==> inputs of 11-24 <==
Design SimpleCPU, start of the top module:
module SimpleCPU(clk, rst, data_fromRAM, wrEn, addr_toRAM, data_toRAM, pCounter);
make LEC_CHECK=0 CAP_MARGIN=20 CORE_MARGIN=2 CORE_UTILIZATION=65 MAX_ROUTING_LAYER=met4 SETUP_SLACK_MARGIN=-0.79 SLEW_MARGIN=20 TNS_END_PERCENT=5 finish   # period 10.9 ns
run.sh (not shown) runs the stock make flow with config.mk's settings and CLKGATE_MAP_FILE=.
==> 12-17: changes against 11-24 <==
HOLD_SLACK_MARGIN = -0.09   (was unset)
MAX_ROUTING_LAYER = unset   (was met4)
==> comparison <==
- 11-24 stopped in detailed routing (5_2_route) on DRT-0255. 12-17 failed in global routing (5_1_grt), error GRT-0232.
- In area after synthesis, 12-17 and 11-24 do not differ.
- In synthesized cell count, 12-17 and 11-24 do not differ.
- Die area is the same in 11-24 and 12-17.

========
==> inputs of branch raven <==
==> flow/design.v <==
`timescale 1ns / 1ps
module SimpleCPU(clk, rst, data_fromRAM, wrEn, addr_toRAM, data_toRAM, pCounter);
parameter SIZE = 10;
input clk, rst;
input wire [31:0] data_fromRAM;
output reg wrEn;
output reg [SIZE-1:0] addr_toRAM;
output reg [31:0] data_toRAM;
output reg [SIZE-1:0] pCounter;
reg [ 3:0] opcode, opcodeNext;
reg [13:0] operand1, operand2, operand1Next, operand2Next;
reg [SIZE-1:0]   pCounterNext;
reg [31:0] num1, num2, num1Next, num2Next;
reg [ 3:0] state, stateNext;
always @(posedge clk)begin
	state    <= stateNext;
	pCounter <= pCounterNext;
	opcode   <= opcodeNext;
	operand1 <= operand1Next;
	operand2 <= operand2Next;
	num1     <= num1Next;
	num2     <= num2Next;
end
always @*begin
	stateNext    = state;
	pCounterNext = pCounter;
	opcodeNext   = opcode;
	operand1Next = operand1;
	operand2Next = operand2;
	num1Next     = num1;
	num2Next     = num2;
	addr_toRAM   = 0;
	wrEn         = 0;
	data_toRAM   = 0;
if(rst)
	begin
	stateNext    = 0;
	pCounterNext = 0;
	opcodeNext   = 0;
	operand1Next = 0;
	operand2Next = 0;
	num1Next     = 0;
	num2Next     = 0;
	addr_toRAM   = 0;
	wrEn         = 0;
	data_toRAM   = 0;
	end
else 
	case(state)                       
		0: begin											 
			pCounterNext = pCounter;
			opcodeNext   = opcode;
			operand1Next = 0;
			operand2Next = 0;
			addr_toRAM   = pCounter;
			num2Next     = 0;
			wrEn         = 0;
			data_toRAM   = 0;
			stateNext    = 1;
		end 
		1:begin                    
			pCounterNext = pCounter;
			opcodeNext   = {data_fromRAM[28], data_fromRAM[31:29]};
			operand1Next = data_fromRAM[27:14];
			operand2Next = data_fromRAM[13:0];
			addr_toRAM   = operand1Next;
			num1Next     = data_fromRAM;
			wrEn         = 0;
			data_toRAM   = 0;
			if( {data_fromRAM[28], data_fromRAM[31:29]} == 4'b0101 ) 	begin
				stateNext = 5;
				addr_toRAM = data_fromRAM[13:0];
				num1Next = operand1;
			end
			else if( {data_fromRAM[28], data_fromRAM[31:29]} == 4'b1101 ) 	begin
				stateNext = 6;
				addr_toRAM = data_fromRAM[27:14];
				num1Next = operand1;
			end
			else if(data_fromRAM[28] == 0 )  
				stateNext = 2;  
			else 
				stateNext = 3;
		end
		2: begin          
			pCounterNext = pCounter;
			opcodeNext   = opcode;
			operand1Next = operand1;
			operand2Next = operand2;
			addr_toRAM   = operand2;
			num1Next     = data_fromRAM;
			wrEn         = 0;
			data_toRAM   = operand2;
			stateNext = 3;
		end
		3: begin            
			pCounterNext = pCounter + 1;
			opcodeNext = opcode;
			operand1Next = operand1;
			operand2Next = operand2;
			addr_toRAM = operand1;
			num1Next = num1;
			wrEn = 1;
			stateNext = 0;
			case(opcode)                       
				4'b0000: data_toRAM = num1Next + data_fromRAM;  
				4'b1000: data_toRAM = data_fromRAM + operand2;  
				4'b0001: data_toRAM = ~(num1Next & data_fromRAM);  
				4'b1001: data_toRAM = ~(data_fromRAM & operand2);  
				4'b0010: begin 
					if(data_fromRAM < 32)
						data_toRAM = num1 >> data_fromRAM; 
					else
						data_toRAM = num1 << (data_fromRAM - 32); 
				end
				4'b1010: begin 
					if(operand2 < 32)
						data_toRAM = data_fromRAM >> operand2; 
					else
						data_toRAM = data_fromRAM << (operand2 - 32); 
				end
				4'b0011: data_toRAM = num1Next < data_fromRAM;  
				4'b1011: data_toRAM = data_fromRAM < operand2;  
				4'b0100: data_toRAM = data_fromRAM;  
				4'b1100: data_toRAM = operand2;  
				4'b0101: begin 
					data_toRAM = data_fromRAM;
					addr_toRAM = operand1;
					wrEn = 1;
				end
				4'b1101: begin  
					num2Next = data_fromRAM;
					addr_toRAM = num2;
					data_toRAM = data_fromRAM;
					wrEn = 1;
				end
				4'b0110: begin  
					if(data_fromRAM == 0)
						pCounterNext = num1;
					else
						pCounterNext = pCounter + 1;
					wrEn = 0;
				end
				4'b1110: begin
					pCounterNext = data_fromRAM + operand2;  
					wrEn = 0;
				end
				4'b0111: data_toRAM = num1Next * data_fromRAM;  
				4'b1111: data_toRAM = data_fromRAM * operand2;  
			endcase 
		end
		4:begin                    
			pCounterNext = pCounter + 1;
			opcodeNext   = 4'b0100;
			operand1Next = operand1;
			operand2Next = operand2;
			data_toRAM	 = num2;
			wrEn         = 1; 
			stateNext 	 = 0; 
			if(opcode == 4'b0101)
				addr_toRAM   = operand1;
			else if (opcode == 4'b1101)
				addr_toRAM   = num1 ;
		end
		5: begin      
			pCounterNext = pCounter;
			opcodeNext   = opcode;
			operand1Next = operand1;
			operand2Next = operand2;
			addr_toRAM   = data_fromRAM;
			num1Next     = data_fromRAM;
			wrEn         = 0;
			data_toRAM   = operand2;
			stateNext = 3;
		end
		6: begin      
			pCounterNext = pCounter;
			opcodeNext   = opcode;
			operand1Next = operand1;
			operand2Next = operand2;
			addr_toRAM   = data_fromRAM;
			num1Next     = data_fromRAM;
			num2Next     = data_fromRAM;
			wrEn         = 0;
			data_toRAM   = operand2;
			stateNext = 2;
		end
		default: begin
			stateNext    = 0;
			pCounterNext = 0;
			opcodeNext   = 0;
			operand1Next = 0;
			operand2Next = 0;
			num1Next     = 0;
			num2Next     = 0;
			addr_toRAM   = 0;
			wrEn         = 0;
			data_toRAM   = 0;
		end
	endcase
end
endmodule
==> flow/run.sh <==
#!/bin/bash
# the make line also repeats each setting of config.mk as NAME=value (left out here)
make -C /OpenROAD-flow-scripts/flow DESIGN_CONFIG=/design/flow/config.mk WORK_HOME=/design/flow/orfs CLKGATE_MAP_FILE= finish
==> flow/config.mk <==
export PLATFORM = sky130hd
export DESIGN_NAME = SimpleCPU
export DESIGN_NICKNAME = SimpleCPU
export VERILOG_FILES = /design/flow/design.v
export SDC_FILE = /design/flow/constraint.sdc
export NUM_CORES = 4
export LEC_CHECK = 0
export CAP_MARGIN = 5
export CELL_PAD_IN_SITES_GLOBAL_PLACEMENT = 2
export CORE_ASPECT_RATIO = 0.83
export CORE_MARGIN = 2
export CORE_UTILIZATION = 28
export GPL_ROUTABILITY_DRIVEN = 1
export GPL_TIMING_DRIVEN = 0
export PLACE_DENSITY_LB_ADDON = 0.12
export SETUP_SLACK_MARGIN = 0.36
export SLEW_MARGIN = 30
export TNS_END_PERCENT = 30
==> flow/constraint.sdc <==
create_clock -name core_clock -period 8.92 [get_ports {clk}]
set_input_delay 1.7840 -clock core_clock [delete_from_list [all_inputs] [get_ports {clk}]]
set_output_delay 1.7840 -clock core_clock [all_outputs]
set_load 0.01 [all_outputs]
==> inputs of branch sierra, as changes to branch raven <==
CAP_MARGIN = 20   (was 5)
CELL_PAD_IN_SITES_GLOBAL_PLACEMENT = unset   (was 2)
CORE_ASPECT_RATIO = unset   (was 0.83)
CORE_UTILIZATION = 61   (was 28)
GPL_ROUTABILITY_DRIVEN = unset   (was 1)
GPL_TIMING_DRIVEN = unset   (was 0)
PLACE_DENSITY_LB_ADDON = unset   (was 0.12)
SETUP_SLACK_MARGIN = 3.34   (was 0.36)
SLEW_MARGIN = 20   (was 30)
TNS_END_PERCENT = 5   (was 30)
==> flow/constraint.sdc (replaced) <==
create_clock -name core_clock -period 11.5 [get_ports {clk}]
set_input_delay 2.3000 -clock core_clock [delete_from_list [all_inputs] [get_ports {clk}]]
set_output_delay 2.3000 -clock core_clock [all_outputs]
set_load 0.01 [all_outputs]
==> qor summary <==
                                                         branch sierra                branch raven
# placed instances                                               6,493                       7,414
Worst slack after detailed placement                         -0.937 ns                    -7.07 ns
Quantity of I/O buffers inserted on ports                           86                          85
Overall die height                                              265 um                      354 um
Placed wire-length estimate                                 180,000 um                  267,000 um
Core Footprint                                             0.0672 mm^2                  0.147 mm^2
Placer's final routability congestion estimate                    1.19                        1.09
Site Rows                                                           95                         128
Cell Area, Placed                                          0.0466 mm^2                 0.0460 mm^2
CTS max path bufs                                                    2                           2
Number of buffers added for setup after CTS                         31                          73
Die area                                                   0.0700 mm^2                  0.151 mm^2
Run status                                      stopped before the end  complete, but fails checks
Last stage reached                                      global routing                           -
Violated checks                                                      -        negative setup slack
Post-cts repair resize count                                       282                         826
Pre-placement core utilization                                   0.617                       0.282
Die x size                                                      265 um                      426 um

========
==> run K <==
RTL: the design.v shown in full above, as it stands there.
==> flow/config.mk <==
export PLATFORM = sky130hd
export DESIGN_NAME = SimpleCPU
export DESIGN_NICKNAME = SimpleCPU
export VERILOG_FILES = /design/flow/design.v
export SDC_FILE = /design/flow/constraint.sdc
export NUM_CORES = 4
export LEC_CHECK = 0
export CAP_MARGIN = 10
export CORE_MARGIN = 2
export CORE_UTILIZATION = 72
export CTS_CLUSTER_DIAMETER = 105
export CTS_CLUSTER_SIZE = 65
export MAX_ROUTING_LAYER = met4
export PLACE_DENSITY_LB_ADDON = 0.01
export SETUP_SLACK_MARGIN = 1.07
export SLEW_MARGIN = 20
==> flow/constraint.sdc <==
create_clock -name core_clock -period 11.3 [get_ports {clk}]
set_input_delay 2.2600 -clock core_clock [delete_from_list [all_inputs] [get_ports {clk}]]
set_output_delay 2.2600 -clock core_clock [all_outputs]
set_load 0.01 [all_outputs]
==> inputs of run C, as changes to run K <==
CAP_MARGIN = 20   (was 10)
CORE_UTILIZATION = 40   (was 72)
CTS_CLUSTER_DIAMETER = 325   (was 105)
CTS_CLUSTER_SIZE = unset   (was 65)
GPL_ROUTABILITY_DRIVEN = 0   (was unset)
MIN_ROUTING_LAYER = met2   (was unset)
PLACE_DENSITY_LB_ADDON = unset   (was 0.01)
SETUP_SLACK_MARGIN = unset   (was 1.07)
==> flow/constraint.sdc (replaced) <==
create_clock -name core_clock -period 14.0 [get_ports {clk}]
set_input_delay 2.8000 -clock core_clock [delete_from_list [all_inputs] [get_ports {clk}]]
set_output_delay 2.8000 -clock core_clock [all_outputs]
set_load 0.01 [all_outputs]
==> inputs of run A, as changes to run K <==
CAP_MARGIN = 20   (was 10)
CORE_UTILIZATION = 61   (was 72)
CTS_CLUSTER_DIAMETER = unset   (was 105)
CTS_CLUSTER_SIZE = unset   (was 65)
MAX_ROUTING_LAYER = unset   (was met4)
PLACE_DENSITY_LB_ADDON = unset   (was 0.01)
SETUP_SLACK_MARGIN = -0.79   (was 1.07)
TNS_END_PERCENT = 5   (was unset)
==> flow/constraint.sdc (replaced) <==
create_clock -name core_clock -period 10.9 [get_ports {clk}]
set_input_delay 2.1800 -clock core_clock [delete_from_list [all_inputs] [get_ports {clk}]]
set_output_delay 2.1800 -clock core_clock [all_outputs]
set_load 0.01 [all_outputs]
==> notes <==
Run K failed in 5_1_grt. Run A ran to the end with violations: max-capacitance violations, max-slew violations, negative setup slack. Run C did not get past 5_1_grt, error GRT-0116.
In synthesized cell count, run K and run C do not differ.
Synthesized area is the same in run A and run C.
Die area: run K < run A < run C.
